### run.sh
#!/bin/bash
# the make line also repeats each setting of config.mk as NAME=value (left out here)
make -C /OpenROAD-flow-scripts/flow DESIGN_CONFIG=/design/flow/config.mk WORK_HOME=/design/flow/orfs CLKGATE_MAP_FILE= finish
### config.mk
export PLATFORM = sky130hd
export DESIGN_NAME = axi_slave
export DESIGN_NICKNAME = axi_slave
export VERILOG_FILES = /design/flow/design.v
export SDC_FILE = /design/flow/constraint.sdc
export NUM_CORES = 4
export LEC_CHECK = 0
export ABC_AREA = 1
export CAP_MARGIN = 15
export CELL_PAD_IN_SITES_DETAIL_PLACEMENT = 2
export CELL_PAD_IN_SITES_GLOBAL_PLACEMENT = 1
export CORE_MARGIN = 7
export CORE_UTILIZATION = 53
export GPL_ROUTABILITY_DRIVEN = 1
export GPL_TIMING_DRIVEN = 0
export MIN_ROUTING_LAYER = met2
export PLACE_DENSITY_LB_ADDON = 0.06
export SETUP_SLACK_MARGIN = 1.06
export SLEW_MARGIN = 35
export TNS_END_PERCENT = 95
### constraint.sdc
create_clock -name core_clock -period 9.67 [get_ports {S_AXI_ACLK}]
set_input_delay 1.9340 -clock core_clock [delete_from_list [all_inputs] [get_ports {S_AXI_ACLK}]]
set_output_delay 1.9340 -clock core_clock [all_outputs]
set_load 0.01 [all_outputs]
### design.v
module axi_addr #(
        parameter AW = 32,
        parameter DW = 32
    )(
    input  [AW-1 : 0] i_last_addr,
    input  [2 : 0]    i_size,
    input  [1 : 0]    i_burst,
    input  [7 : 0]    i_len,
    output reg [AW-1 : 0] o_next_addr
    );
    localparam DSZ = $clog2(DW) - 3;  
    localparam FIXED     = 2'b00,
               INCREMENT = 2'b01,
               WRAP      = 2'b10;
    reg [AW-1 : 0] wrap_mask, increment;
    always @(*) begin
        increment = 0;
        if (i_burst != FIXED) begin
            if (DSZ == 0) begin
                increment = 1;
            end
            else if (DSZ == 1) begin
                increment = i_size[0] ? 2 : 1;
            end
            else if (DSZ == 2) begin
                increment = i_size[1] ? 4 : (i_size[0] ? 2 : 1);
            end
            else if (DSZ == 3) begin
                case (i_size[1 : 0])
                    2'b00: increment = 1;
                    2'b01: increment = 2;
                    2'b10: increment = 4;
                    2'b11: increment = 8;
                endcase
            end
            else begin
                increment = (1 << i_size);
            end
        end
    end
    always @(*) begin
        wrap_mask = 'b0;
        if (i_burst == WRAP) begin
            if (i_len == 1) begin
                wrap_mask = (1 << (i_size + 1));
            end
            else if (i_len == 3) begin
                wrap_mask = (1 << (i_size + 2));
            end
            else if (i_len == 7) begin
                wrap_mask = (1 << (i_size + 3));
            end
            else if (i_len == 15) begin
                wrap_mask = (1 << (i_size + 4));
            end
            wrap_mask = wrap_mask - 1;
            if (AW > 12) begin
                wrap_mask[(AW-1) : ((AW >12) ? 12 : (AW-1))] = 'b0;
            end
        end
    end
    always @(*) begin
        o_next_addr = i_last_addr + increment;
        if (i_burst != FIXED) begin
            if (DSZ < 2) begin
                o_next_addr = i_size[0];
            end
            else if (DSZ < 4) begin
                case(i_size[1 : 0]) 
                    2'b00: o_next_addr        = o_next_addr;
                    2'b01: o_next_addr[0]     = 1'b0;
                    2'b10: o_next_addr[1 : 0] = 'b0;
                    2'b11: o_next_addr[2 : 0] = 'b0;
                endcase
            end
            else begin
                case(i_size) 
                    3'b000: o_next_addr        = o_next_addr;
                    3'b001: o_next_addr[0]     = 1'b0;
                    3'b010: o_next_addr[1 : 0] = 'b0;
                    3'b011: o_next_addr[2 : 0] = 'b0;
                    3'b100: o_next_addr[3 : 0] = 'b0;
                    3'b101: o_next_addr[4 : 0] = 'b0;
                    3'b110: o_next_addr[5 : 0] = 'b0;
                    3'b111: o_next_addr[6 : 0] = 'b0;
                endcase
            end
        end
        if (i_burst[1]) begin
            o_next_addr = (i_last_addr & ~wrap_mask) | (o_next_addr & wrap_mask);
        end
        if (AW > 12) begin
            o_next_addr[(AW-1) : ((AW >12) ? 12 : (AW-1))] = i_last_addr[(AW-1) : ((AW >12) ? 12 : (AW-1))];
        end
    end
endmodule
module axi_slave #(
    parameter AXI_ID_WD   = 2,
    parameter AXI_DATA_WD = 32,
    parameter AXI_ADDR_WD = 32,
    parameter AXI_STRB_WD = 4
    )(
    input                      S_AXI_ACLK,
    input                      S_AXI_ARESETN,
    input  [AXI_ADDR_WD-1 : 0] S_AXI_AWADDR,
    input  [AXI_ID_WD-1   : 0] S_AXI_AWID,
    input  [1 : 0]             S_AXI_AWBURST,
    input  [2 : 0]             S_AXI_AWSIZE,
    input  [7 : 0]             S_AXI_AWLEN,
    input                      S_AXI_AWVALID,
    output                     S_AXI_AWREADY,
    input  [AXI_DATA_WD-1 : 0] S_AXI_WDATA,
    input  [AXI_STRB_WD-1 : 0] S_AXI_WSTRB,
    input                      S_AXI_WLAST,
    input                      S_AXI_WVALID,
    output                     S_AXI_WREADY,
    output [AXI_ID_WD-1   : 0] S_AXI_BID,
    output [1 : 0]             S_AXI_BRESP,
    output                     S_AXI_BVALID,
    input                      S_AXI_BREADY,
    input  [AXI_ADDR_WD-1 : 0] S_AXI_ARADDR,
    input  [AXI_ID_WD-1   : 0] S_AXI_ARID,
    input  [1 : 0]             S_AXI_ARBURST,
    input  [2 : 0]             S_AXI_ARSIZE,
    input  [7 : 0]             S_AXI_ARLEN,
    input                      S_AXI_ARVALID,
    output                     S_AXI_ARREADY,
    output [AXI_DATA_WD-1 : 0] S_AXI_RDATA,
    output                     S_AXI_RLAST,
    output [AXI_ID_WD-1   : 0] S_AXI_RID,
    output [1 : 0]             S_AXI_RRESP,
    output                     S_AXI_RVALID,
    input                      S_AXI_RREADY
    );
    localparam IW = AXI_ID_WD,
               DW = AXI_DATA_WD,
               AW = AXI_ADDR_WD,
               SW = AXI_STRB_WD;
    localparam DW_BYTE = DW >> 3;
    localparam DEPTH   = 1 << 8;
    reg [7 : 0] bank0 [63 : 0];
    reg [7 : 0] bank1 [63 : 0];
    reg [7 : 0] bank2 [63 : 0];
    reg [7 : 0] bank3 [63 : 0];
    reg [AW-1 : 0] awaddr;
    reg [IW-1 : 0] awid;
    reg [1 : 0]    awburst;
    reg [2 : 0]    awsize;
    reg [7 : 0]    awlen;
    reg [AW-1 : 0] araddr;
    reg [IW-1 : 0] arid;
    reg [1 : 0]    arburst;
    reg [2 : 0]    arsize;
    reg [7 : 0]    arlen;
    reg            axi_awready;
    reg            axi_wready;
    reg [IW-1 : 0] axi_bid;
    reg            axi_bvalid;
    reg            axi_arready;
    reg [DW-1 : 0] axi_rdata;
    reg            axi_rlast;
    reg [IW-1 : 0] axi_rid;
    reg            axi_rvalid;
    reg         bvalid_r;
    reg [7 : 0] cur_rlen;
    wire [AW-1 : 0] next_wr_addr;
    wire [AW-1 : 0] next_rd_addr;
    wire awfire = S_AXI_AWVALID  && S_AXI_AWREADY;
    wire wfire  = S_AXI_WVALID   && S_AXI_WREADY;
    wire arfire = S_AXI_ARVALID  && S_AXI_ARREADY;
    wire rfire  = S_AXI_RVALID   && S_AXI_RREADY;
    wire b_pend = S_AXI_BVALID   && !S_AXI_BREADY;
    wire r_pend = S_AXI_RVALID   && !S_AXI_RREADY;
    always @(posedge S_AXI_ACLK) begin
        if (S_AXI_AWREADY) begin
            awaddr  <= S_AXI_AWADDR;
            awid    <= S_AXI_AWID;
            awburst <= S_AXI_AWBURST;
            awlen   <= S_AXI_AWLEN;
            awsize  <= S_AXI_AWSIZE;
        end
        else if (wfire) begin
            awaddr <= next_wr_addr;
        end
    end
    always @(posedge S_AXI_ACLK) begin
        if (!S_AXI_ARESETN) begin
            axi_awready <= 1'b1;
            axi_wready  <= 1'b0;
        end
        else if (awfire) begin
            axi_awready <= 1'b0;
            axi_wready  <= 1'b1;
        end
        else if (wfire) begin
            axi_awready <= S_AXI_WLAST && !b_pend;
            axi_wready  <= !S_AXI_WLAST;
        end
        else if (!S_AXI_AWREADY) begin
            if (axi_wready) begin
                axi_awready <= 1'b0;
            end
            else if (b_pend) begin
                axi_awready <= 1'b0;
            end
            else begin
                axi_awready <= 1'b1;
            end
        end
    end
    always @(posedge S_AXI_ACLK) begin
        if (!b_pend) begin
            axi_bid <= awid;
        end
    end
    always @(posedge S_AXI_ACLK) begin
        if (!S_AXI_ARESETN) begin
            axi_bvalid <= 1'b0;
        end
        else if (wfire && S_AXI_WLAST) begin
            axi_bvalid <= 1'b1;
        end
        else if (S_AXI_BREADY) begin
            axi_bvalid <= bvalid_r;
        end
    end
    always @(posedge S_AXI_ACLK) begin
        if (!S_AXI_ARESETN) begin
            bvalid_r <= 1'b0;
        end
        else if (b_pend && wfire && S_AXI_WLAST) begin
            bvalid_r <= 1'b1;
        end
        else if (S_AXI_BREADY) begin
            bvalid_r <= 1'b0;
        end
    end
    wire [1 : 0] wl0 = 2'd0 - awaddr[1 : 0];
    wire [1 : 0] wl1 = 2'd1 - awaddr[1 : 0];
    wire [1 : 0] wl2 = 2'd2 - awaddr[1 : 0];
    wire [1 : 0] wl3 = 2'd3 - awaddr[1 : 0];
    wire [5 : 0] wrow = awaddr[7 : 2];
    wire [5 : 0] wr0 = wrow + (awaddr[1 : 0] > 2'd0);
    wire [5 : 0] wr1 = wrow + (awaddr[1 : 0] > 2'd1);
    wire [5 : 0] wr2 = wrow + (awaddr[1 : 0] > 2'd2);
    wire [5 : 0] wr3 = wrow;
    always @(posedge S_AXI_ACLK) begin
        if (wfire && S_AXI_WSTRB[wl0]) bank0[wr0] <= S_AXI_WDATA[{wl0, 3'b000} +: 8];
        if (wfire && S_AXI_WSTRB[wl1]) bank1[wr1] <= S_AXI_WDATA[{wl1, 3'b000} +: 8];
        if (wfire && S_AXI_WSTRB[wl2]) bank2[wr2] <= S_AXI_WDATA[{wl2, 3'b000} +: 8];
        if (wfire && S_AXI_WSTRB[wl3]) bank3[wr3] <= S_AXI_WDATA[{wl3, 3'b000} +: 8];
    end
    axi_addr #( 
        .AW(AW),
        .DW(DW)
    ) get_next_wr_addr(
        .i_last_addr(awaddr),
        .i_burst(awburst),
        .i_size(awsize),
        .i_len(awlen),
        .o_next_addr(next_wr_addr)
    );
    assign S_AXI_AWREADY = axi_awready;
    assign S_AXI_WREADY  = axi_wready;
    assign S_AXI_BRESP   = 2'b00;
    assign S_AXI_BVALID  = axi_bvalid;
    assign S_AXI_BID     = axi_bid;
    always @(posedge S_AXI_ACLK) begin
        if (arfire) begin
            araddr  <= S_AXI_ARADDR;
            arid    <= S_AXI_ARID;
            arburst <= S_AXI_ARBURST;
            arlen   <= S_AXI_ARLEN;
            arsize  <= S_AXI_ARSIZE;
        end
        else if (rfire) begin
            araddr <= next_rd_addr;
        end
    end
    always @(posedge S_AXI_ACLK) begin
        if (!S_AXI_ARESETN) begin
            cur_rlen <= 'b0;
        end
        else if (arfire) begin
            cur_rlen <= S_AXI_ARLEN;
        end
        else if (rfire) begin
            cur_rlen <= cur_rlen - 1'b1;
        end
    end
    always @(posedge S_AXI_ACLK) begin
        if (!S_AXI_ARESETN) begin
            axi_arready <= 1'b1;
        end
        else if (arfire) begin
            axi_arready <= 1'b0;
        end
        else if (rfire) begin
            axi_arready <= (cur_rlen == 0);
        end
    end
    always @(posedge S_AXI_ACLK) begin
        if (!S_AXI_ARESETN) begin
            axi_rvalid <= 1'b0;
        end
        else if (arfire) begin
            axi_rvalid <= 1'b1;
        end
        else if (rfire) begin
            axi_rvalid <= (cur_rlen > 0);
        end
    end
    always @(posedge S_AXI_ACLK) begin
        if (!S_AXI_ARESETN) begin
            axi_rlast <= 1'b0;
        end
        else if (arfire) begin
            axi_rlast <= (S_AXI_ARLEN == 'b0);
        end
        else if (rfire) begin
            axi_rlast <= (cur_rlen == 'b1);
        end
    end
    always @(posedge S_AXI_ACLK) begin
        if (arfire) begin
            axi_rid <= S_AXI_ARID;
        end
    end
    axi_addr #( 
        .AW(AW),
        .DW(DW)
    ) get_next_rd_addr(
        .i_last_addr(araddr),
        .i_burst(arburst),
        .i_size(arsize),
        .i_len(arlen),
        .o_next_addr(next_rd_addr)
    );
    wire [5 : 0] rrow = araddr[7 : 2];
    wire [7 : 0] rb0 = bank0[rrow + (araddr[1 : 0] > 2'd0)];
    wire [7 : 0] rb1 = bank1[rrow + (araddr[1 : 0] > 2'd1)];
    wire [7 : 0] rb2 = bank2[rrow + (araddr[1 : 0] > 2'd2)];
    wire [7 : 0] rb3 = bank3[rrow];
    wire [31 : 0] rall = {rb3, rb2, rb1, rb0};
    wire [63 : 0] rdup = {rall, rall};
    always @(*) begin
        axi_rdata = rdup[{araddr[1 : 0], 3'b000} +: 32];
    end
    assign S_AXI_ARREADY = axi_arready;
    assign S_AXI_RVALID  = axi_rvalid;
    assign S_AXI_RDATA   = axi_rdata;
    assign S_AXI_RLAST   = axi_rlast;
    assign S_AXI_RID     = axi_rid;
    assign S_AXI_RRESP   = 2'b00;
endmodule
==> impl_metrics.ini, run 1 <==
; generated from flow reports
[synth]
ys_sh_xor_pct = 0.447
synthMostInstantiatedCell = edfxtp_1
ys_ff = 2117
netlist_area_sq_mm = 0.0879
mux_share_pct = 2.14
top_cell_area_share_pct = 71.6
synth.cellmix.adderShare_pct = 0.586
simple_gate_share_pct = 9.43
ys_types = 47
yosys.area.top_type = edfxtp_1
yosys-top-cells-count = edfxtp_1, nor2_1, o21ai_0
post_synth_ao_oa_area_fraction_pct = 12.1
synth-edff-count = 2096
postSynthAreaPerCell_sq_um = 12.9
synthCells = 6822
ys_cells = 6822
synthArstFlopShare_pct = 0
ys.flop_type = edfxtp_1
synthTopCellsByArea = edfxtp_1, nor2_1, o21ai_0
seq_area_frac_synth_pct = 72.1
synth_chip_area_sq_mm = 0.0879
top_logic_kind = AND-OR/OR-AND gates
synth_warnings = 2

[place]
io_buffers = 131
gp_congestion = 1.14

[floorplan]
die_area_sq_mm = 0.177
row_count = 149
fp-utilization_pct = 53.3
io_pins = 184
die_w_um = 421
fp.dieH_um = 421
core_area_sq_mm = 0.165

[status]
status = stopped before the end
error = [ERROR DPL-0033] detailed placement checks failed during check placement.
lastStage = 3_5_place_dp
[stage by stage]
step	total power, W	setup slack (ns)	instances	TNS [ns]	cell area (sq um)
3_3_place_gp	0.0177	-1.09	9145	-684.63	92000
2_1_floorplan	0.0144	4.41	6825	0	87900
==> inputs of run 2 (changes only) <==
- ABC_AREA: 1 -> default
- CAP_MARGIN: 15 -> 10
- CELL_PAD_IN_SITES_DETAIL_PLACEMENT: 2 -> default
- CELL_PAD_IN_SITES_GLOBAL_PLACEMENT: 1 -> default
- CORE_MARGIN: 7 -> 2
- CORE_UTILIZATION: 53 -> 72
- CTS_CLUSTER_DIAMETER: default -> 49
- CTS_CLUSTER_SIZE: default -> 40
- GPL_ROUTABILITY_DRIVEN: 1 -> default
- GPL_TIMING_DRIVEN: 0 -> default
- MIN_ROUTING_LAYER: met2 -> default
- PLACE_DENSITY_LB_ADDON: 0.06 -> default
- SETUP_SLACK_MARGIN: 1.06 -> 1.29
- SLEW_MARGIN: 35 -> 20
- TNS_END_PERCENT: 95 -> default
- clock period: 9.67 -> 5.1 ns (I/O delays scaled with it)
==> run 2 against run 1 <==
  * Area after synthesis is 1.8% lower
  * Die area is 31% lower
  * Now fails the layout checks on setup timing
  * Synthesized cell count is 34% lower
==> impl_metrics.ini, run 2 <==
; generated from flow reports
[status]
status = complete, but fails checks
violations = setup timing

[flow_run]
drv_cap = 0
tool_warnings = 92

[power]
p_clk_w = 0.0135
leakagePower_nw = 32.3
switching_power_w = 0.0133
sw_frac_of_total_pct = 29.5
power_frac_comb_pct = 25.1
ir_drop_uv = 408
p_clk_share_pct = 29.9
power_frac_seq_pct = 45.0
p_comb_w = 0.0113
power_leader = sequential cells
power_density_mw_per_mm2 = 449
internal_power_w = 0.0317
p_seq_w = 0.0202

[hold_path]
holdCritStartpoint = awid[0]
holdPathStages = 0
hold_class = reg -> reg
min_to = axi_bid[0]

[synth]
synth.cellmix.adderShare_pct = 0.597
ys_sh_xor_pct = 0.622
ys_ff = 2117
postSynthAreaPerCell_sq_um = 19.3
synthCells = 4475
mux_share_pct = 16.6
netlist_area_sq_mm = 0.0864
synth-edff-count = 2096
yosys.area.top_type = edfxtp_1
simple_gate_share_pct = 4.50
synthMostInstantiatedCell = edfxtp_1
ys_types = 88
synthTopCellsByArea = edfxtp_1, mux4_2, mux2i_1
synthArstFlopShare_pct = 0
post_synth_ao_oa_area_fraction_pct = 2.77
yosys-top-cells-count = edfxtp_1, mux4_2, nor2_1
seq_area_frac_synth_pct = 73.4
ys.flop_type = edfxtp_1
synth_warnings = 2
synth_chip_area_sq_mm = 0.0864
ys_cells = 4475
top_cell_area_share_pct = 72.9
top_logic_kind = multiplexers

[worst_setup_path]
crit_end = S_AXI_RDATA[6]
r2r_cells = 9
crit_cells = 16
rrSetupSlack_ns = 1.23
crit_type = reg -> out
crit_arrival_ns = 4.43
critical_path.top_delay_family = multiplexers
critPathMaxStageDelay_ns = 0.49
cp_max_fo = 7
worst_setup_path_end_kind = output port
crit_chain = nor2_4, inv_2, ha_4, buf_12, buf_12, buf_16, mux4_2, mux2_4, o32ai_4, a221o_1, mux2i_1, buf_4, buf_6, mux2i_4, mux2i_1, buf_2
crit_buf_inv = 7
worstReg2RegEnd = bank2[15][3]
crit_required_ns = 4.08
crit_slowest_cell = mux4_2
start_kind = flop

[detailed_routing]
drtIter0Drc = 7618
detail_route.vias_per_cell = 7.25
avgRoutedWirePerCell_um = 35.0
antenna_left = 0
first_pass_iters = 7
dr_total_vias = 48600
drc = 0
wl_um = 234000

[place]
hpwl_um = 136000
io_buffers = 131
dp_slack_ns = -0.155
placed_area_sq_mm = 0.0913
place_inst = 6253
gp_congestion = 0.931

[clocking]
numCtsBuffers = 159
clock_path_buffers = 3
htreeDepth = 4
clock-root-buffer = clkbuf_16
cts_tree = done
hold_buffers = 0
clock-sinks = 2117
insertion_delay_ns = 0.82
cts.clk_slew.worst_paths_ns = 0.07

[final_timing]
layout_min_cycle_time_ns = 5.45
worst_pin_slew_ns = 1.13
hold_violations = 0
drv_slew = 0
fmax_mhz = 184
whs_ns = 0.427
slew_headroom_pct = 25.0
min_period_over_period_pct = 107
rsz0062_at_grt = yes
fin_ws_ns = -0.345
setup_viol_count_final = 32
finClkSkew_ns = 0.0271

[final_layout]
final_area_sq_mm = 0.100
fill_cells = 5226
area_growth_pct = 15.8
stdcell_count = 6698
comb_area_sq_mm = 0.0233
fin_nets = 5123
seqCellArea_sq_mm = 0.0634
fin_util_pct = 83.7

[global_route]
grt_pass1_vias = 46900
grt_overflow = 0
antenna_found_initial = 14
grt_max_degree = 65
grt_usage_pct = 37.8
grt_pass1_wl_um = 326000

[floorplan]
row_count = 127
fp.dieH_um = 350
die_area_sq_mm = 0.123
io_pins = 184
core_area_sq_mm = 0.119
fp-utilization_pct = 72.3
die_w_um = 350
run 2: cell type report:
| class | instances | area share (%) |
|---|---|---|
| Antenna cell | 6 | 0.0150 |
| Multi-Input combinational cell | 2086 | 23.3 |
| Inverter | 29 | 0.109 |
| Sequential cell | 2117 | 63.4 |
| Clock inverter | 127 | 1.49 |
| Timing Repair Buffer | 552 | 5.63 |
| Tap cell | 1612 | 2.02 |
| Clock buffer | 169 | 4.06 |
run 2: metrics by stage:
step,power [W],TNS [ns]
after floorplan,0.0263,0
after global placement,0.0297,-0.245
after detailed placement,0.0299,-0.303
after CTS,0.0440,-7.02
after global routing,0.0459,-11.04
final,0.0449,-8.33
run 2: timing repair:
| item | 4_1_cts | 5_1_grt |
|---|---|---|
| gates cloned | 18 | 7 |
| setup endpoints to repair | 587 | 988 |
| setup buffers | 66 | 52 |
| pin swaps | 49 | 17 |
| gates resized | 336 | 122 |
run 2: routing by layer:
layer,GRT usage (%),share of wire (%)
met2,58.4,48
met5,0,0.052
met1,53.5,34
met4,14.3,4.3
met3,9.81,14
==> inputs of run 3 (changes only) <==
- CAP_MARGIN: 10 -> 20
- CORE_UTILIZATION: 72 -> 20
- CTS_CLUSTER_DIAMETER: 49 -> default
- CTS_CLUSTER_SIZE: 40 -> 92
- MIN_ROUTING_LAYER: default -> met1
- SETUP_SLACK_MARGIN: 1.29 -> default
- TNS_END_PERCENT: default -> 10
- clock period: 5.1 -> 10.0 ns (I/O delays scaled with it)
==> run 3 against run 2 <==
  * Cell count rose by 58%
  * Largest cell class unchanged
  * Worst setup slack improved by 2.0 ns
  * Critical path depth fell by 3
  * Wire length fell by 4.2%
  * Total power fell by 50%
  * Area after synthesis did not move
  * Non-clock buffer count fell by 323
  * Clock power fell by 44%
  * Sequential share of layout area fell by 0.75 points
  * Critical path type unchanged
  * Largest power group unchanged
  * The run now finishes clean
==> impl_metrics.ini, run 3 <==
; generated from flow reports
[status]
status = complete, no violations

[power]
power_leader = sequential cells
sw_frac_of_total_pct = 27.8
p_clk_w = 0.00755
power_w = 0.0224
power_density_mw_per_mm2 = 221
power_frac_comb_pct = 19.9
leakagePower_nw = 30.5
ir_drop_uv = 162
internal_power_w = 0.0162
power_frac_seq_pct = 46.3
p_seq_w = 0.0104
p_comb_w = 0.00446
p_clk_share_pct = 33.8
switching_power_w = 0.00621

[clocking]
cts_tree = done
htreeDepth = 4
clock_path_buffers = 4
cts_resized = 0
post_cts_buffers = 0
cts.clk_slew.worst_paths_ns = 0.06
insertion_delay_ns = 0.91
hold_buffers = 0
clock-sinks = 2117
numCtsBuffers = 208
clock-root-buffer = clkbuf_16

[flow_run]
tool_warnings = 87
drv_cap = 0

[worst_setup_path]
critical_path.top_delay_family = buffers and inverters
r2r_cells = 8
crit_cells = 13
cp_max_fo = 45
critPathMaxStageDelay_ns = 0.93
start_kind = flop
worst_setup_path_end_kind = output port
crit_arrival_ns = 6.39
rrSetupSlack_ns = 5.08
crit_slowest_cell = ha_4
crit_buf_inv = 4
crit_end = S_AXI_RDATA[15]
crit_required_ns = 8.00
crit_type = reg -> out
worstReg2RegEnd = bank2[35][7]
crit_chain = buf_4, nor2_1, inv_1, ha_4, buf_4, mux4_2, mux2_2, o32ai_1, a221oi_1, mux2_2, a21oi_1, mux2i_1, clkdlybuf4s50_1

[final_layout]
final_area_sq_mm = 0.101
fin_nets = 4849
area_growth_pct = 17.2

[synth]
synth.cellmix.adderShare_pct = 0.597
yosys.area.top_type = edfxtp_1
ys_cells = 4475
top_logic_kind = multiplexers
synthTopCellsByArea = edfxtp_1, mux4_2, mux2i_1
ys_ff = 2117
synth_warnings = 2
ys.flop_type = edfxtp_1
ys_sh_xor_pct = 0.622
synth_chip_area_sq_mm = 0.0864
synthMostInstantiatedCell = edfxtp_1
top_cell_area_share_pct = 72.9
netlist_area_sq_mm = 0.0864
mux_share_pct = 16.6
seq_area_frac_synth_pct = 73.4
synthArstFlopShare_pct = 0
simple_gate_share_pct = 4.50
synth-edff-count = 2096
ys_types = 88
yosys-top-cells-count = edfxtp_1, mux4_2, nor2_1
synthCells = 4475
postSynthAreaPerCell_sq_um = 19.3
post_synth_ao_oa_area_fraction_pct = 2.77

[detailed_routing]
avgRoutedWirePerCell_um = 21.3
drc = 0
detail_route.vias_per_cell = 4.16
first_pass_iters = 8
drtIter0Drc = 4530
wl_um = 225000
antenna_left = 0
dr_total_vias = 43900

[place]
io_buffers = 131
gp_congestion = 0.821
placed_area_sq_mm = 0.0946
dp_slack_ns = 2.52
hpwl_um = 145000

[global_route]
grt_pass1_wl_um = 321000
grt.met1_usage_pct = 11.8
grt_pass1_vias = 45100
grt_usage_pct = 9.94
use_met3_pct = 1.65
busiest_layer = met2
grt_max_degree = 73
grt_overflow = 0
grtUsageMet2_pct = 17.6
antenna_found_initial = 22

[final_timing]
finClkSkew_ns = 0.131
layout_min_cycle_time_ns = 8.39
min_period_over_period_pct = 83.9
hold_violations = 0
slew_headroom_pct = 16.2
rsz0062_at_grt = no
setup_viol_count_final = 0
whs_ns = 0.468
fmax_mhz = 119
drv_slew = 0
fin_ws_ns = 1.61
worst_pin_slew_ns = 1.24
tns_ns = 0

[floorplan]
fp.dieH_um = 661
row_count = 241
fp-utilization_pct = 20.1
die_w_um = 661
core_area_sq_mm = 0.430
io_pins = 184
die_area_sq_mm = 0.437

[hold_path]
holdCritStartpoint = bvalid_r
hold_class = reg -> reg
min_to = axi_bvalid
holdPathStages = 2
run 3: routing by layer:
metal | routed length, um | vias up
li1 | - | 18800
met1 | 85600 | 23100
met2 | 115000 | 1601
met3 | 13700 | 413
met4 | 10700 | 6
met5 | 39 | -
run 3: layout make-up:
cell class	count	area (sq um)
Fill cell	43800	329000
Sequential cell	2117	63400
Multi-Input combinational cell	2086	21900
Tap cell	5710	7140
Clock buffer	257	5430
Timing Repair Buffer	229	2150
Clock inverter	115	1060
Inverter	29	109
Antenna cell	19	47.5
run 3: stage by stage:
step,utilization (%),cells
6_report,23.5,10600
3_5_place_dp,22.0,10200
4_1_cts,23.5,10500
2_1_floorplan,-,4478
3_3_place_gp,22.0,10200
5_1_grt,23.5,10600
==> inputs of run 4 (changes only) <==
- CELL_PAD_IN_SITES_DETAIL_PLACEMENT: default -> 0
- CELL_PAD_IN_SITES_GLOBAL_PLACEMENT: default -> 0
- CORE_UTILIZATION: 20 -> 69
- CTS_CLUSTER_SIZE: 92 -> default
- MIN_ROUTING_LAYER: met1 -> default
- PLACE_DENSITY: default -> 0.5
- TNS_END_PERCENT: 10 -> default
- clock period: 10.0 -> 14.1 ns (I/O delays scaled with it)
==> run 4 against run 3 <==
  * Cell count fell by 39%
  * Wire length decreased by 9.5%
  * Count of clock-buffer cells in the layout grew 5
  * Still clean on timing, DRC and antenna
  * First-iteration DRC count rose by 34%
  * Largest power group unchanged
  * Largest cell class unchanged
  * Sequential power shrank about 30%
  * Non-clock buffer count decreased by 14
  * Register-to-register slack better by 4.2 ns
  * Clock power shrank about 30%
  * Critical path depth increased by 1
  * Synthesized cell count unchanged
  * Highest routed layer unchanged
==> impl_metrics.ini, run 4 <==
; generated from flow reports
[status]
status = complete, no violations

[final_timing]
slew_headroom_pct = 23.4
setup_viol_count_final = 0
whs_ns = 0.432
worst_pin_slew_ns = 1.12
layout_min_cycle_time_ns = 10.38
rsz0062_at_grt = no
hold_violations = 0
min_period_over_period_pct = 73.6
drv_slew = 0
fmax_mhz = 96.3
tns_ns = 0
finClkSkew_ns = 0.0235

[power]
p_seq_w = 0.00733
p_comb_w = 0.00313
internal_power_w = 0.0114
power_frac_comb_pct = 19.9
power_leader = sequential cells
power_frac_seq_pct = 46.6
ir_drop_uv = 161
leakagePower_nw = 30.3
power_density_mw_per_mm2 = 164
p_clk_share_pct = 33.4
switching_power_w = 0.00428
p_clk_w = 0.00525
sw_frac_of_total_pct = 27.3

[detailed_routing]
drtIter0Drc = 6067
antenna_left = 0
wl_um = 203000
avgRoutedWirePerCell_um = 31.5
first_pass_iters = 6
dr_total_vias = 44900
drc = 0
detail_route.vias_per_cell = 6.95

[clocking]
clock-root-buffer = clkbuf_16
cts.clk_slew.worst_paths_ns = 0.06
insertion_delay_ns = 0.83
post_cts_buffers = 0
cts_tree = done
cts_resized = 0
numCtsBuffers = 199
hold_buffers = 0
htreeDepth = 4
clock_path_buffers = 3
clock-sinks = 2117

[global_route]
use_met3_pct = 7.83
grt_usage_pct = 32.5
grt_pass1_vias = 44300
grt.met1_usage_pct = 48.1
grt_pass1_wl_um = 298000
antenna_found_initial = 5
grt_overflow = 0
busiest_layer = met2
grtUsageMet2_pct = 49.6
grt_max_degree = 108

[floorplan]
fp.dieH_um = 358
row_count = 129
core_area_sq_mm = 0.124
io_pins = 184
die_area_sq_mm = 0.128
die_w_um = 358
fp-utilization_pct = 69.7

[worst_setup_path]
crit_required_ns = 11.28
start_kind = flop
crit_slowest_cell = clkinv_1
worst_setup_path_end_kind = output port
cp_max_fo = 71
rrSetupSlack_ns = 9.32
crit_end = S_AXI_RDATA[0]
crit_cells = 14
critical_path.top_delay_family = buffers and inverters
crit_buf_inv = 4
critPathMaxStageDelay_ns = 0.99
crit_type = reg -> out
crit_chain = buf_4, clkinv_1, nor2_1, ha_4, ha_4, buf_4, mux4_2, mux2i_1, mux2i_1, nand4_1, o2111ai_1, o21ai_0, o211ai_1, clkdlybuf4s50_1
crit_arrival_ns = 7.56
worstReg2RegEnd = bank2[43][5]
r2r_cells = 7

[synth]
ys.flop_type = edfxtp_1
synth.cellmix.adderShare_pct = 0.597
synth-edff-count = 2096
ys_cells = 4475
simple_gate_share_pct = 4.50
postSynthAreaPerCell_sq_um = 19.3
netlist_area_sq_mm = 0.0864
synthArstFlopShare_pct = 0
synth_chip_area_sq_mm = 0.0864
synth_warnings = 2
synthMostInstantiatedCell = edfxtp_1
yosys.area.top_type = edfxtp_1
yosys-top-cells-count = edfxtp_1, mux4_2, nor2_1
ys_ff = 2117
seq_area_frac_synth_pct = 73.4
synthCells = 4475
mux_share_pct = 16.6
ys_sh_xor_pct = 0.622
ys_types = 88
post_synth_ao_oa_area_fraction_pct = 2.77
top_logic_kind = multiplexers
synthTopCellsByArea = edfxtp_1, mux4_2, mux2i_1
top_cell_area_share_pct = 72.9

[final_layout]
final_area_sq_mm = 0.0958
comb_area_sq_mm = 0.0219
fin_util_pct = 77.3
seqCellArea_sq_mm = 0.0634
fill_cells = 6606
area_growth_pct = 10.9
fin_nets = 4826

[hold_path]
holdCritStartpoint = awid[0]
holdPathStages = 0
hold_class = reg -> reg
min_to = axi_bid[0]

[place]
gp_congestion = 0.871
io_buffers = 131
hpwl_um = 124000
placed_area_sq_mm = 0.0894

[flow_run]
drv_cap = 0
tool_warnings = 92
[run 4: layer usage]
| metal | routed length (um) | share of wire, % |
|---|---|---|
| met4 | 5570 | 2.7 |
| met5 | 77 | 0.038 |
| met2 | 96400 | 47 |
| met1 | 78700 | 39 |
| met3 | 22600 | 11 |
[run 4: area by class of cell]
class / count / share of cell area [%]
Antenna cell: 4 / 0.0104
Clock buffer: 262 / 5.51
Clock inverter: 109 / 1.14
Inverter: 29 / 0.114
Multi-Input combinational cell: 2086 / 22.9
Sequential cell: 2117 / 66.2
Tap cell: 1637 / 2.14
Timing Repair Buffer: 215 / 2.07
[run 4: stage by stage]
step,worst slack [ns],cells,power (W)
3_5_place_dp,5.18,6084,0.0106
5_1_grt,3.48,6455,0.0162
4_1_cts,4.26,6455,0.0157
2_1_floorplan,7.89,4478,0.00943
3_3_place_gp,5.20,6084,0.0105
6_report,3.72,6459,0.0157
==> inputs of run 5 (changes only) <==
- ABC_AREA: default -> 1
- CAP_MARGIN: 20 -> 15
- CELL_PAD_IN_SITES_DETAIL_PLACEMENT: 0 -> 2
- CELL_PAD_IN_SITES_GLOBAL_PLACEMENT: 0 -> 1
- CORE_MARGIN: 2 -> 7
- CORE_UTILIZATION: 69 -> 53
- GPL_ROUTABILITY_DRIVEN: default -> 1
- GPL_TIMING_DRIVEN: default -> 0
- MIN_ROUTING_LAYER: default -> met1
- PLACE_DENSITY: 0.5 -> default
- PLACE_DENSITY_LB_ADDON: default -> 0.06
- SETUP_SLACK_MARGIN: default -> 1.06
- SLEW_MARGIN: 20 -> 35
- TNS_END_PERCENT: default -> 95
- clock period: 14.1 -> 10.4 ns (I/O delays scaled with it)
==> run 5 against run 4 <==
  * The flow now stops in 3_5_place_dp
  * Die area grew 39%
  * Synthesized cell count increased by 52%
  * Area after synthesis grew 1.8%
==> impl_metrics.ini, run 5 <==
; generated from flow reports
[status]
status = stopped before the end
error = [ERROR DPL-0033] detailed placement checks failed during check placement.
lastStage = 3_5_place_dp

[synth]
seq_area_frac_synth_pct = 72.1
top_cell_area_share_pct = 71.6
ys.flop_type = edfxtp_1
synth.cellmix.adderShare_pct = 0.586
ys_types = 47
synthTopCellsByArea = edfxtp_1, nor2_1, o21ai_0
synth-edff-count = 2096
ys_ff = 2117
ys_sh_xor_pct = 0.447
top_logic_kind = AND-OR/OR-AND gates
mux_share_pct = 2.14
synthMostInstantiatedCell = edfxtp_1
post_synth_ao_oa_area_fraction_pct = 12.1
yosys.area.top_type = edfxtp_1
simple_gate_share_pct = 9.43
yosys-top-cells-count = edfxtp_1, nor2_1, o21ai_0
synth_warnings = 2
postSynthAreaPerCell_sq_um = 12.9
synthArstFlopShare_pct = 0
synthCells = 6822
ys_cells = 6822
synth_chip_area_sq_mm = 0.0879
netlist_area_sq_mm = 0.0879

[floorplan]
core_area_sq_mm = 0.165
row_count = 149
fp.dieH_um = 421
io_pins = 184
fp-utilization_pct = 53.3
die_w_um = 421
die_area_sq_mm = 0.177

[place]
io_buffers = 131
gp_congestion = 0.995
==> run 5: stage by stage <==
| stage | hold slack [ns] | setup TNS, ns | total power (W) | worst slack [ns] |
|---|---|---|---|---|
| 2_1_floorplan | 0.400 | 0 | 0.0134 | 5.00 |
| 3_3_place_gp | 0.410 | -94.54 | 0.0164 | -0.398 |
==> inputs of run 6 (changes only) <==
- CAP_MARGIN: 15 -> 20
- CELL_PAD_IN_SITES_DETAIL_PLACEMENT: 2 -> 1
- CORE_MARGIN: 7 -> 5
- CORE_UTILIZATION: 53 -> 30
- CTS_CLUSTER_DIAMETER: default -> 219
- GPL_ROUTABILITY_DRIVEN: 1 -> default
- HOLD_SLACK_MARGIN: default -> 0.19
- MAX_ROUTING_LAYER: default -> met5
- MIN_ROUTING_LAYER: met1 -> met2
- PLACE_DENSITY_LB_ADDON: 0.06 -> default
- SETUP_SLACK_MARGIN: 1.06 -> -0.63
- SLEW_MARGIN: 35 -> 15
- TNS_END_PERCENT: 95 -> default
- clock period: 10.4 -> 6.82 ns (I/O delays scaled with it)
==> run 6 against run 5 <==
  * Now fails the layout checks on setup timing
  * Die area grew 71%
  * Synthesized cell count is the same
  * Area after synthesis is the same
==> impl_metrics.ini, run 6 <==
; generated from flow reports
[synth]
synthMostInstantiatedCell = edfxtp_1
synth-edff-count = 2096
post_synth_ao_oa_area_fraction_pct = 12.1
top_logic_kind = AND-OR/OR-AND gates
synthArstFlopShare_pct = 0
synth.cellmix.adderShare_pct = 0.586
synth_chip_area_sq_mm = 0.0879
synthCells = 6822
ys_cells = 6822
netlist_area_sq_mm = 0.0879
seq_area_frac_synth_pct = 72.1
ys_sh_xor_pct = 0.447
simple_gate_share_pct = 9.43
synth_warnings = 2
ys.flop_type = edfxtp_1
top_cell_area_share_pct = 71.6
yosys.area.top_type = edfxtp_1
mux_share_pct = 2.14
yosys-top-cells-count = edfxtp_1, nor2_1, o21ai_0
ys_ff = 2117
synthTopCellsByArea = edfxtp_1, nor2_1, o21ai_0
ys_types = 47
postSynthAreaPerCell_sq_um = 12.9

[clocking]
htreeDepth = 4
insertion_delay_ns = 0.94
cts.clk_slew.worst_paths_ns = 0.06
clock_path_buffers = 4
numCtsBuffers = 233
clock-root-buffer = clkbuf_16
clock-sinks = 2117
cts_tree = done

[final_timing]
slew_headroom_pct = 9.91
hold_violations = 0
drv_slew = 0
finClkSkew_ns = 0.0842
worst_pin_slew_ns = 1.35
layout_min_cycle_time_ns = 7.58
whs_ns = 0.431
rsz0062_at_grt = yes
fmax_mhz = 132
min_period_over_period_pct = 111
fin_ws_ns = -0.765
setup_viol_count_final = 504

[final_layout]
comb_area_sq_mm = 0.0229
fin_util_pct = 36.0
seqCellArea_sq_mm = 0.0634
fill_cells = 30800
fin_nets = 7409
area_growth_pct = 19.4

[status]
status = complete, but fails checks
violations = setup timing

[power]
switching_power_w = 0.0144
p_clk_w = 0.0126
power_w = 0.0395
ir_drop_uv = 235
p_seq_w = 0.0153
p_clk_share_pct = 31.9
power_density_mw_per_mm2 = 376
leakagePower_nw = 34.0
power_frac_seq_pct = 38.7
p_comb_w = 0.0116
internal_power_w = 0.0251
power_leader = sequential cells
power_frac_comb_pct = 29.4
sw_frac_of_total_pct = 36.5

[detailed_routing]
detail_route.vias_per_cell = 7.14
drc = 0
dr_total_vias = 81200
wl_um = 361000
first_pass_iters = 10
antenna_left = 0
drtIter0Drc = 19400
avgRoutedWirePerCell_um = 31.8

[global_route]
grt_pass1_wl_um = 498000
grt_usage_pct = 34.6
grt_max_degree = 89
grt_overflow = 0
antenna_found_initial = 1
grt_pass1_vias = 91200

[floorplan]
fp.dieH_um = 551
io_pins = 184
fp-utilization_pct = 30.2
die_area_sq_mm = 0.304
core_area_sq_mm = 0.291
row_count = 198
die_w_um = 551

[worst_setup_path]
critical_path.top_delay_family = buffers and inverters
crit_required_ns = 5.46
crit_end = S_AXI_RDATA[18]
critPathMaxStageDelay_ns = 1.04
cp_max_fo = 11
r2r_cells = 12
crit_chain = buf_12, buf_4, clkbuf_1, ha_1, clkbuf_1, o21ai_0, o221ai_1, o211ai_1, nand3_1, nand3_1, nand2_2, nand2_1, o21ai_1, nand2_1, o21ai_2, clkdlybuf4s50_1
rrSetupSlack_ns = -0.27
worstReg2RegEnd = bank2[6][3]
crit_buf_inv = 5
crit_arrival_ns = 6.22
worst_setup_path_end_kind = output port
crit_slowest_cell = clkbuf_1
start_kind = flop
crit_cells = 16
crit_type = reg -> out

[hold_path]
holdCritStartpoint = awid[0]
hold_class = reg -> reg
min_to = axi_bid[0]
holdPathStages = 0

[place]
gp_congestion = 1.02
io_buffers = 131
dp_slack_ns = -1.55
hpwl_um = 255000

[flow_run]
drv_cap = 0
tool_warnings = 89
==> run 6: final cells by class <==
class | count | area share (%)
Antenna cell | 56 | 0.134
Tap cell | 3900 | 4.65
Buffer | 363 | 2.04
Sequential cell | 2117 | 60.4
Multi-Input combinational cell | 4094 | 21.8
Inverter | 166 | 0.622
Clock inverter | 140 | 1.20
Timing Repair Buffer | 256 | 3.43
Clock buffer | 276 | 5.73
==> run 6: layer usage <==
metal  share of wire, %  vias up  track usage, %
met1                  0    26300               -
met2                 47    25200            40.2
met3                 40     3205            43.7
li1                   -    26300               -
met5                2.0        -            23.3
met4                 10      193            10.5
==> run 6: repair_timing <==
item                                    in CTS  in global routing
buffers inserted                             8                 12
gates resized                              124                175
cloned                                       1                  7
pin swaps                                    4                 14
hold buffers                                 0                  0
endpoints found under the setup margin     250                628
==> run 6: stage by stage <==
step,instance area [sq um],cells,setup TNS [ns]
after floorplan,87900,6825,0
after global placement,94100,10900,-7155.20
after detailed placement,96200,10900,-447.28
after CTS,104000,11300,-146.07
after global routing,105000,11300,-55.41
final,105000,11400,-66.64
==> inputs of run 7 (changes only) <==
- ABC_AREA: 1 -> 0
- CELL_PAD_IN_SITES_DETAIL_PLACEMENT: 1 -> 2
- CELL_PAD_IN_SITES_GLOBAL_PLACEMENT: 1 -> 2
- CORE_ASPECT_RATIO: default -> 1.05
- CORE_MARGIN: 5 -> 2
- CORE_UTILIZATION: 30 -> 18
- CTS_CLUSTER_DIAMETER: 219 -> 308
- HOLD_SLACK_MARGIN: 0.19 -> default
- MIN_ROUTING_LAYER: met2 -> met1
- PLACE_DENSITY_LB_ADDON: default -> 0.25
- SETUP_SLACK_MARGIN: -0.63 -> 1.45
- SLEW_MARGIN: 15 -> 20
- TNS_END_PERCENT: default -> 90
- clock period: 6.82 -> 10.2 ns (I/O delays scaled with it)
==> run 7 against run 6 <==
  * Hold slack got worse by 0.010 ns
  * Largest cell class unchanged
  * Total power decreased by 39%
  * Largest power group unchanged
  * Final area fell by 0.83%
  * The run now finishes clean
  * Non-clock buffer count shrank 227
  * First-iteration DRC count shrank 83%
  * Combinational power shrank 55%
==> impl_metrics.ini, run 7 <==
; generated from flow reports
[status]
status = complete, no violations

[flow_run]
drv_cap = 0
tool_warnings = 89

[power]
sw_frac_of_total_pct = 30.3
ir_drop_uv = 149
power_leader = sequential cells
p_comb_w = 0.00525
internal_power_w = 0.0167
power_frac_comb_pct = 21.9
p_clk_w = 0.00865
power_frac_seq_pct = 42.1
p_seq_w = 0.0101
power_w = 0.0240
p_clk_share_pct = 36.0
power_density_mw_per_mm2 = 231
switching_power_w = 0.00728
leakagePower_nw = 31.5

[synth]
synth_chip_area_sq_mm = 0.0864
ys.flop_type = edfxtp_1
ys_ff = 2117
synth-edff-count = 2096
mux_share_pct = 16.6
synthCells = 4475
yosys-top-cells-count = edfxtp_1, mux4_2, nor2_1
post_synth_ao_oa_area_fraction_pct = 2.77
simple_gate_share_pct = 4.50
synthTopCellsByArea = edfxtp_1, mux4_2, mux2i_1
synthArstFlopShare_pct = 0
postSynthAreaPerCell_sq_um = 19.3
ys_types = 88
synthMostInstantiatedCell = edfxtp_1
ys_cells = 4475
seq_area_frac_synth_pct = 73.4
yosys.area.top_type = edfxtp_1
synth.cellmix.adderShare_pct = 0.597
top_cell_area_share_pct = 72.9
ys_sh_xor_pct = 0.622
top_logic_kind = multiplexers
netlist_area_sq_mm = 0.0864
synth_warnings = 2

[final_timing]
finClkSkew_ns = 0.0769
hold_violations = 0
rsz0062_at_grt = yes
layout_min_cycle_time_ns = 8.61
drv_slew = 0
fmax_mhz = 116
worst_pin_slew_ns = 1.14
slew_headroom_pct = 24.3
setup_viol_count_final = 0
min_period_over_period_pct = 84.4
tns_ns = 0

[detailed_routing]
avgRoutedWirePerCell_um = 27.0
antenna_left = 0
dr_total_vias = 45400
first_pass_iters = 5
drtIter0Drc = 3336
wl_um = 307000
detail_route.vias_per_cell = 3.99
drc = 0

[worst_setup_path]
start_kind = flop
crit_arrival_ns = 6.57
rrSetupSlack_ns = 4.19
crit_slowest_cell = clkdlybuf4s50_1
crit_end = S_AXI_RDATA[21]
crit_buf_inv = 6
crit_chain = inv_1, clkbuf_4, nor2_1, ha_1, ha_1, buf_2, buf_2, clkbuf_2, mux4_2, nand2_1, nand3_1, nand2_1, o221ai_1, a21oi_1, mux2i_1, clkdlybuf4s50_1
worstReg2RegEnd = bank2[3][6]
critical_path.top_delay_family = buffers and inverters
crit_required_ns = 8.16
worst_setup_path_end_kind = output port
r2r_cells = 9
critPathMaxStageDelay_ns = 0.70
crit_type = reg -> out
crit_cells = 16
cp_max_fo = 10

[final_layout]
fin_nets = 5046
area_growth_pct = 20.5
fill_cells = 50700
final_area_sq_mm = 0.104
comb_area_sq_mm = 0.0221
seqCellArea_sq_mm = 0.0634

[place]
hpwl_um = 214000
gp_congestion = 0.767
placed_area_sq_mm = 0.0960
io_buffers = 131

[floorplan]
die_area_sq_mm = 0.485
fp-utilization_pct = 18.1
core_area_sq_mm = 0.478
die_w_um = 680
fp.dieH_um = 714
row_count = 260
io_pins = 184

[global_route]
grt_pass1_vias = 49800
grt_pass1_wl_um = 423000
antenna_found_initial = 50
grt_max_degree = 65
grt_usage_pct = 12.4
grt_overflow = 0

[hold_path]
hold_class = reg -> reg
min_to = axi_bid[0]
holdPathStages = 0
holdCritStartpoint = awid[0]

[clocking]
clock_path_buffers = 4
post_cts_buffers = 0
insertion_delay_ns = 0.94
htreeDepth = 4
cts.clk_slew.worst_paths_ns = 0.07
clock-sinks = 2117
clock-root-buffer = clkbuf_16
cts_tree = done
numCtsBuffers = 242
[run 7: per-stage QoR]
step | util [%] | hold WS [ns] | setup WS [ns] | std cells
floorplan | - | 0.400 | 4.77 | 4478
global placement | 20.0 | 0.401 | 1.22 | 10900
detailed placement | 20.1 | 0.407 | 1.35 | 10900
CTS | 21.8 | 0.423 | 1.41 | 11400
global route | 21.8 | 0.429 | 1.30 | 11400
finish | 21.8 | 0.421 | 1.59 | 11400
[run 7: cell type report]
cell class | instances | share of cell area (%)
Timing Repair Buffer | 146 | 1.57
Buffer | 246 | 1.21
Tap cell | 6288 | 7.56
Antenna cell | 11 | 0.0265
Clock buffer | 294 | 6.09
Multi-Input combinational cell | 2086 | 21.2
Clock inverter | 158 | 1.34
Sequential cell | 2117 | 60.9
Inverter | 29 | 0.105
[run 7: metal layers]
metal / vias to the layer above / global-route usage [%] / part of all wire (%)
met1: 25100 / 17.0 / 46
met3: 325 / 2.22 / 4.6
met2: 830 / 20.5 / 47
met4: 36 / 2.41 / 1.8
met5: - / 0 / 0.072
li1: 19200 / - / -
[run 7: timing repair]
item	4_1_cts	5_1_grt
setup endpoints to repair	32	15
resized	73	10
hold buffers	0	0
==> inputs of run 8 (changes only) <==
- ABC_AREA: 0 -> 1
- CAP_MARGIN: 20 -> 15
- CELL_PAD_IN_SITES_GLOBAL_PLACEMENT: 2 -> 1
- CORE_ASPECT_RATIO: 1.05 -> default
- CORE_MARGIN: 2 -> 4
- CORE_UTILIZATION: 18 -> 56
- CTS_CLUSTER_DIAMETER: 308 -> default
- GPL_ROUTABILITY_DRIVEN: default -> 1
- MAX_ROUTING_LAYER: met5 -> default
- MIN_ROUTING_LAYER: met1 -> met2
- PLACE_DENSITY_LB_ADDON: 0.25 -> 0.06
- SETUP_SLACK_MARGIN: 1.45 -> 1.06
- SLEW_MARGIN: 20 -> 35
- TNS_END_PERCENT: 90 -> 95
- clock period: 10.2 -> 5.73 ns (I/O delays scaled with it)
==> run 8 against run 7 <==
  * The run now fails in 3_5_place_dp
  * Synthesized cell count increased by 52%
  * Area after synthesis increased by 1.8%
  * Die area decreased by 66%
==> impl_metrics.ini, run 8 <==
; generated from flow reports
[synth]
synthCells = 6822
synthArstFlopShare_pct = 0
synth-edff-count = 2096
synth_chip_area_sq_mm = 0.0879
mux_share_pct = 2.14
postSynthAreaPerCell_sq_um = 12.9
simple_gate_share_pct = 9.43
synthTopCellsByArea = edfxtp_1, nor2_1, o21ai_0
ys_sh_xor_pct = 0.447
ys_cells = 6822
synth_warnings = 2
netlist_area_sq_mm = 0.0879
yosys-top-cells-count = edfxtp_1, nor2_1, o21ai_0
synthMostInstantiatedCell = edfxtp_1
top_logic_kind = AND-OR/OR-AND gates
post_synth_ao_oa_area_fraction_pct = 12.1
ys_ff = 2117
synth.cellmix.adderShare_pct = 0.586
ys_types = 47
top_cell_area_share_pct = 71.6
ys.flop_type = edfxtp_1
seq_area_frac_synth_pct = 72.1
yosys.area.top_type = edfxtp_1

[status]
error = [ERROR DPL-0033] detailed placement checks failed during check placement.
lastStage = 3_5_place_dp
status = stopped before the end

[place]
io_buffers = 131
gp_congestion = 1.13

[floorplan]
die_area_sq_mm = 0.163
fp.dieH_um = 404
die_w_um = 404
row_count = 145
core_area_sq_mm = 0.156
io_pins = 184
fp-utilization_pct = 56.3
## run 8: stage by stage
| step | cell area (sq um) | power, W |
|---|---|---|
| global placement | 91800 | 0.0298 |
| floorplan | 87900 | 0.0243 |
==> inputs of run 9 (changes only) <==
- ABC_AREA: 1 -> default
- CAP_MARGIN: 15 -> 5
- CELL_PAD_IN_SITES_DETAIL_PLACEMENT: 2 -> 0
- CELL_PAD_IN_SITES_GLOBAL_PLACEMENT: 1 -> 0
- CORE_MARGIN: 4 -> 2
- CORE_UTILIZATION: 56 -> 72
- CTS_CLUSTER_DIAMETER: default -> 105
- CTS_CLUSTER_SIZE: default -> 15
- GPL_ROUTABILITY_DRIVEN: 1 -> default
- GPL_TIMING_DRIVEN: 0 -> default
- HOLD_SLACK_MARGIN: default -> -0.06
- MIN_ROUTING_LAYER: met2 -> default
- PLACE_DENSITY: default -> 0.61
- PLACE_DENSITY_LB_ADDON: 0.06 -> default
- SETUP_SLACK_MARGIN: 1.06 -> -0.45
- SLEW_MARGIN: 35 -> 30
- TNS_END_PERCENT: 95 -> default
- clock period: 5.73 -> 4.76 ns (I/O delays scaled with it)
==> run 9 against run 8 <==
  * The layout now fails its checks (setup timing)
  * Synthesized cell count is 34% lower
  * Die area is 25% lower
  * Area after synthesis is 1.8% lower
==> impl_metrics.ini, run 9 <==
; generated from flow reports
[detailed_routing]
avgRoutedWirePerCell_um = 33.9
wl_um = 223000
dr_total_vias = 47500
antenna_left = 0
drtIter0Drc = 7008
first_pass_iters = 8
detail_route.vias_per_cell = 7.23
drc = 0

[worst_setup_path]
crit_cells = 14
r2r_cells = 6
crit_required_ns = 3.81
rrSetupSlack_ns = 0.43
worstReg2RegEnd = bank2[24][3]
crit_type = reg -> out
critPathMaxStageDelay_ns = 0.51
crit_slowest_cell = mux4_2
crit_chain = buf_4, inv_2, nor2_4, ha_4, buf_12, buf_16, mux4_2, mux2i_1, o21ai_2, a32oi_4, o2111ai_4, o21a_1, mux2_2, dlygate4sd2_1
start_kind = flop
crit_arrival_ns = 4.42
cp_max_fo = 8
crit_buf_inv = 5
critical_path.top_delay_family = multiplexers
crit_end = S_AXI_RDATA[8]
worst_setup_path_end_kind = output port

[synth]
synth_chip_area_sq_mm = 0.0864
netlist_area_sq_mm = 0.0864
ys_cells = 4475
synthMostInstantiatedCell = edfxtp_1
synth-edff-count = 2096
top_cell_area_share_pct = 72.9
ys_types = 88
synthTopCellsByArea = edfxtp_1, mux4_2, mux2i_1
ys_ff = 2117
top_logic_kind = multiplexers
ys.flop_type = edfxtp_1
yosys-top-cells-count = edfxtp_1, mux4_2, nor2_1
post_synth_ao_oa_area_fraction_pct = 2.77
mux_share_pct = 16.6
ys_sh_xor_pct = 0.622
seq_area_frac_synth_pct = 73.4
synthArstFlopShare_pct = 0
yosys.area.top_type = edfxtp_1
synthCells = 4475
simple_gate_share_pct = 4.50
postSynthAreaPerCell_sq_um = 19.3
synth.cellmix.adderShare_pct = 0.597
synth_warnings = 2

[floorplan]
fp.dieH_um = 350
row_count = 127
io_pins = 184
fp-utilization_pct = 72.3
core_area_sq_mm = 0.119
die_w_um = 350
die_area_sq_mm = 0.123

[clocking]
cts.clk_slew.worst_paths_ns = 0.07
numCtsBuffers = 159
htreeDepth = 4
clock_path_buffers = 3
cts_tree = done
clock-root-buffer = clkbuf_16
insertion_delay_ns = 0.82
hold_buffers = 0
clock-sinks = 2117

[final_layout]
fin_util_pct = 82.1
final_area_sq_mm = 0.0981
stdcell_count = 6573
fill_cells = 5582
fin_nets = 5103
area_growth_pct = 13.6

[power]
p_clk_share_pct = 27.0
power_w = 0.0457
internal_power_w = 0.0327
switching_power_w = 0.0130
power_frac_comb_pct = 25.6
leakagePower_nw = 31.5
p_seq_w = 0.0217
p_comb_w = 0.0117
ir_drop_uv = 414
power_density_mw_per_mm2 = 466
power_frac_seq_pct = 47.4
power_leader = sequential cells
p_clk_w = 0.0124
sw_frac_of_total_pct = 28.5

[hold_path]
holdCritStartpoint = awid[0]
hold_class = reg -> reg
min_to = axi_bid[0]
holdPathStages = 0

[global_route]
grt_pass1_vias = 47600
grt_pass1_wl_um = 321000
antenna_found_initial = 7
grt_usage_pct = 37.0
grt_max_degree = 65
grt_overflow = 0

[final_timing]
layout_min_cycle_time_ns = 5.38
finClkSkew_ns = 0.0368
fmax_mhz = 186
min_period_over_period_pct = 113
fin_ws_ns = -0.616
drv_slew = 0
setup_viol_count_final = 32
tns_ns = -16.27
slew_headroom_pct = 36.0
rsz0062_at_grt = yes
hold_violations = 0
worst_pin_slew_ns = 0.960

[place]
hpwl_um = 136000
io_buffers = 131
gp_congestion = 0.880
place_inst = 6320
placed_area_sq_mm = 0.0920

[status]
status = complete, but fails checks
violations = setup timing

[flow_run]
tool_warnings = 91
drv_cap = 0
## run 9: metrics by stage
stage                     hold slack, ns  worst slack (ns)
after floorplan                    0.400             0.416
after global placement             0.401            -0.200
after detailed placement           0.405            -0.223
after CTS                          0.422            -0.537
after global routing               0.429            -0.680
final                              0.422            -0.616
## run 9: repair_timing
action | CTS | global route
gates resized | 275 | 79
cloned | 10 | 4
setup endpoints to repair | 32 | 32
buffers inserted | 58 | 41
endpoints found under the hold margin | 0 | 0
pin swaps | 32 | 17
## run 9: metal layers
layer | GRT usage [%] | share of wire, % | vias to the layer above
met3 | 9.63 | 14 | 657
met4 | 14.7 | 4.3 | 4
met1 | 52.1 | 35 | 24100
met5 | 0 | 0.023 | -
met2 | 56.9 | 47 | 3658
li1 | - | - | 19100
## run 9: area by class of cell
class | count | area [sq um] | share of cell area [%]
multi-input cells | 2086 | 22900 | 23.3
clock buffers | 184 | 4180 | 4.26
well taps | 1612 | 2020 | 2.06
diodes | 2 | 5.00 | 0.00510
repair buffers | 532 | 5360 | 5.47
clock inverters | 11 | 164 | 0.167
inverters | 29 | 109 | 0.111
flip-flops and latches | 2117 | 63400 | 64.6
==> inputs of run 10 (changes only) <==
- CAP_MARGIN: 5 -> 15
- CORE_UTILIZATION: 72 -> 70
- CTS_CLUSTER_DIAMETER: 105 -> default
- CTS_CLUSTER_SIZE: 15 -> 16
- GPL_ROUTABILITY_DRIVEN: default -> 1
- HOLD_SLACK_MARGIN: -0.06 -> default
- MIN_ROUTING_LAYER: default -> met1
- PLACE_DENSITY: 0.61 -> default
- PLACE_DENSITY_LB_ADDON: default -> 0.06
- SETUP_SLACK_MARGIN: -0.45 -> 1.39
- SLEW_MARGIN: 30 -> 20
- TNS_END_PERCENT: default -> 65
- clock period: 4.76 -> 4.81 ns (I/O delays scaled with it)
==> run 10 against run 9 <==
  * Still fails the layout checks on setup timing
  * Cell count up 5.4%
  * Clock power up 25%
  * Die area up 2.8%
  * Count of clock-buffer cells in the layout up 68
  * Sequential share of layout area down 2.6 points
  * Sequential cell count unchanged
  * First-iteration DRC count up 19%
  * Worst setup slack worse by 0.21 ns
  * Area after synthesis unchanged
  * Highest routed layer unchanged
==> impl_metrics.ini, run 10 <==
; generated from flow reports
[clocking]
insertion_delay_ns = 0.86
cts_tree = done
cts.clk_slew.worst_paths_ns = 0.06
numCtsBuffers = 200
clock-sinks = 2117
clock-root-buffer = clkbuf_16
hold_buffers = 0
clock_path_buffers = 3
htreeDepth = 4

[power]
sw_frac_of_total_pct = 29.0
leakagePower_nw = 33.4
power_frac_comb_pct = 25.1
power_leader = sequential cells
internal_power_w = 0.0350
power_density_mw_per_mm2 = 482
power_frac_seq_pct = 43.6
p_clk_w = 0.0155
switching_power_w = 0.0143
p_clk_share_pct = 31.3
ir_drop_uv = 431
p_comb_w = 0.0124
p_seq_w = 0.0215

[final_timing]
tns_ns = -20.52
fin_ws_ns = -0.829
layout_min_cycle_time_ns = 5.64
rsz0062_at_grt = yes
fmax_mhz = 177
setup_viol_count_final = 32
finClkSkew_ns = 0.0340
worst_pin_slew_ns = 1.11
whs_ns = 0.419
hold_violations = 0
drv_slew = 0
min_period_over_period_pct = 117
slew_headroom_pct = 25.8

[synth]
top_cell_area_share_pct = 72.9
synthCells = 4475
yosys.area.top_type = edfxtp_1
mux_share_pct = 16.6
ys_cells = 4475
simple_gate_share_pct = 4.50
synthTopCellsByArea = edfxtp_1, mux4_2, mux2i_1
postSynthAreaPerCell_sq_um = 19.3
netlist_area_sq_mm = 0.0864
top_logic_kind = multiplexers
seq_area_frac_synth_pct = 73.4
synthMostInstantiatedCell = edfxtp_1
post_synth_ao_oa_area_fraction_pct = 2.77
synth_chip_area_sq_mm = 0.0864
synth-edff-count = 2096
synth_warnings = 2
yosys-top-cells-count = edfxtp_1, mux4_2, nor2_1
ys.flop_type = edfxtp_1
synth.cellmix.adderShare_pct = 0.597
ys_types = 88
synthArstFlopShare_pct = 0
ys_sh_xor_pct = 0.622
ys_ff = 2117

[floorplan]
io_pins = 184
fp.dieH_um = 355
row_count = 128
fp-utilization_pct = 70.8
core_area_sq_mm = 0.122
die_area_sq_mm = 0.126
die_w_um = 355

[worst_setup_path]
crit_buf_inv = 8
r2r_cells = 9
crit_required_ns = 3.85
crit_arrival_ns = 4.68
worst_setup_path_end_kind = output port
start_kind = flop
crit_chain = nor2_4, inv_2, ha_4, buf_6, buf_6, buf_16, buf_4, mux4_2, and2_1, a2111oi_1, buf_4, or4_4, mux2i_4, buf_6, mux2i_2, mux2i_1, buf_2
critPathMaxStageDelay_ns = 0.49
crit_cells = 17
crit_type = reg -> out
rrSetupSlack_ns = 1.23
cp_max_fo = 5
crit_slowest_cell = mux4_2
worstReg2RegEnd = bank0[21][0]
crit_end = S_AXI_RDATA[6]
cpMostUsedCell = buf_6
critical_path.top_delay_family = buffers and inverters

[detailed_routing]
avgRoutedWirePerCell_um = 35.5
first_pass_iters = 10
dr_total_vias = 50400
wl_um = 246000
drtIter0Drc = 8372
drc = 0
detail_route.vias_per_cell = 7.28
antenna_left = 0

[hold_path]
holdPathStages = 0
holdCritStartpoint = awid[1]
hold_class = reg -> reg
min_to = axi_bid[1]

[global_route]
grt_max_degree = 65
grt_pass1_vias = 49500
grt_usage_pct = 37.6
grt_pass1_wl_um = 336000
grt_overflow = 0
antenna_found_initial = 16

[flow_run]
tool_warnings = 90
drv_cap = 0

[place]
hpwl_um = 139000
placed_area_sq_mm = 0.0926
io_buffers = 131
gp_congestion = 0.951

[final_layout]
area_growth_pct = 18.4
comb_area_sq_mm = 0.0239
fill_cells = 5176
final_area_sq_mm = 0.102
seqCellArea_sq_mm = 0.0634
fin_nets = 5314

[status]
status = complete, but fails checks
violations = setup timing
[run 10: per-layer routing]
layer	GRT usage (%)	up-vias	part of all wire (%)	wire, um
met4	16.6	28	5.7	14000
met2	58.2	4431	48	117000
met5	0	-	0.15	373
met3	11.7	970	14	34400
met1	50.3	25300	33	79900
li1	-	19600	-	-
[run 10: final cells by class]
class / instances / area share, %
inverters: 29 / 0.109
repair buffers: 702 / 6.46
clock buffers: 252 / 5.21
well taps: 1625 / 1.99
flip-flops and latches: 2117 / 62.0
clock inverters: 113 / 0.878
diodes: 1 / 0.00245
multi-input cells: 2086 / 23.4
[run 10: through the flow]
step	instances	setup WS [ns]	total power [W]	util [%]
2_1_floorplan	4478	0.956	0.0279	-
3_3_place_gp	6409	-0.00935	0.0319	75.9
3_5_place_dp	6409	-0.115	0.0321	75.9
4_1_cts	6838	-0.643	0.0480	82.6
5_1_grt	6924	-0.878	0.0502	83.8
6_report	6925	-0.829	0.0493	83.8
[run 10: repair_timing]
action                                  CTS  global route
pin swaps                                37            57
endpoints found under the hold margin     0             0
setup endpoints to repair              1046          1396
buffers inserted                         57            81
cloned                                    7             5
gates resized                           432           180
Power and IR drop assume default switching activity.
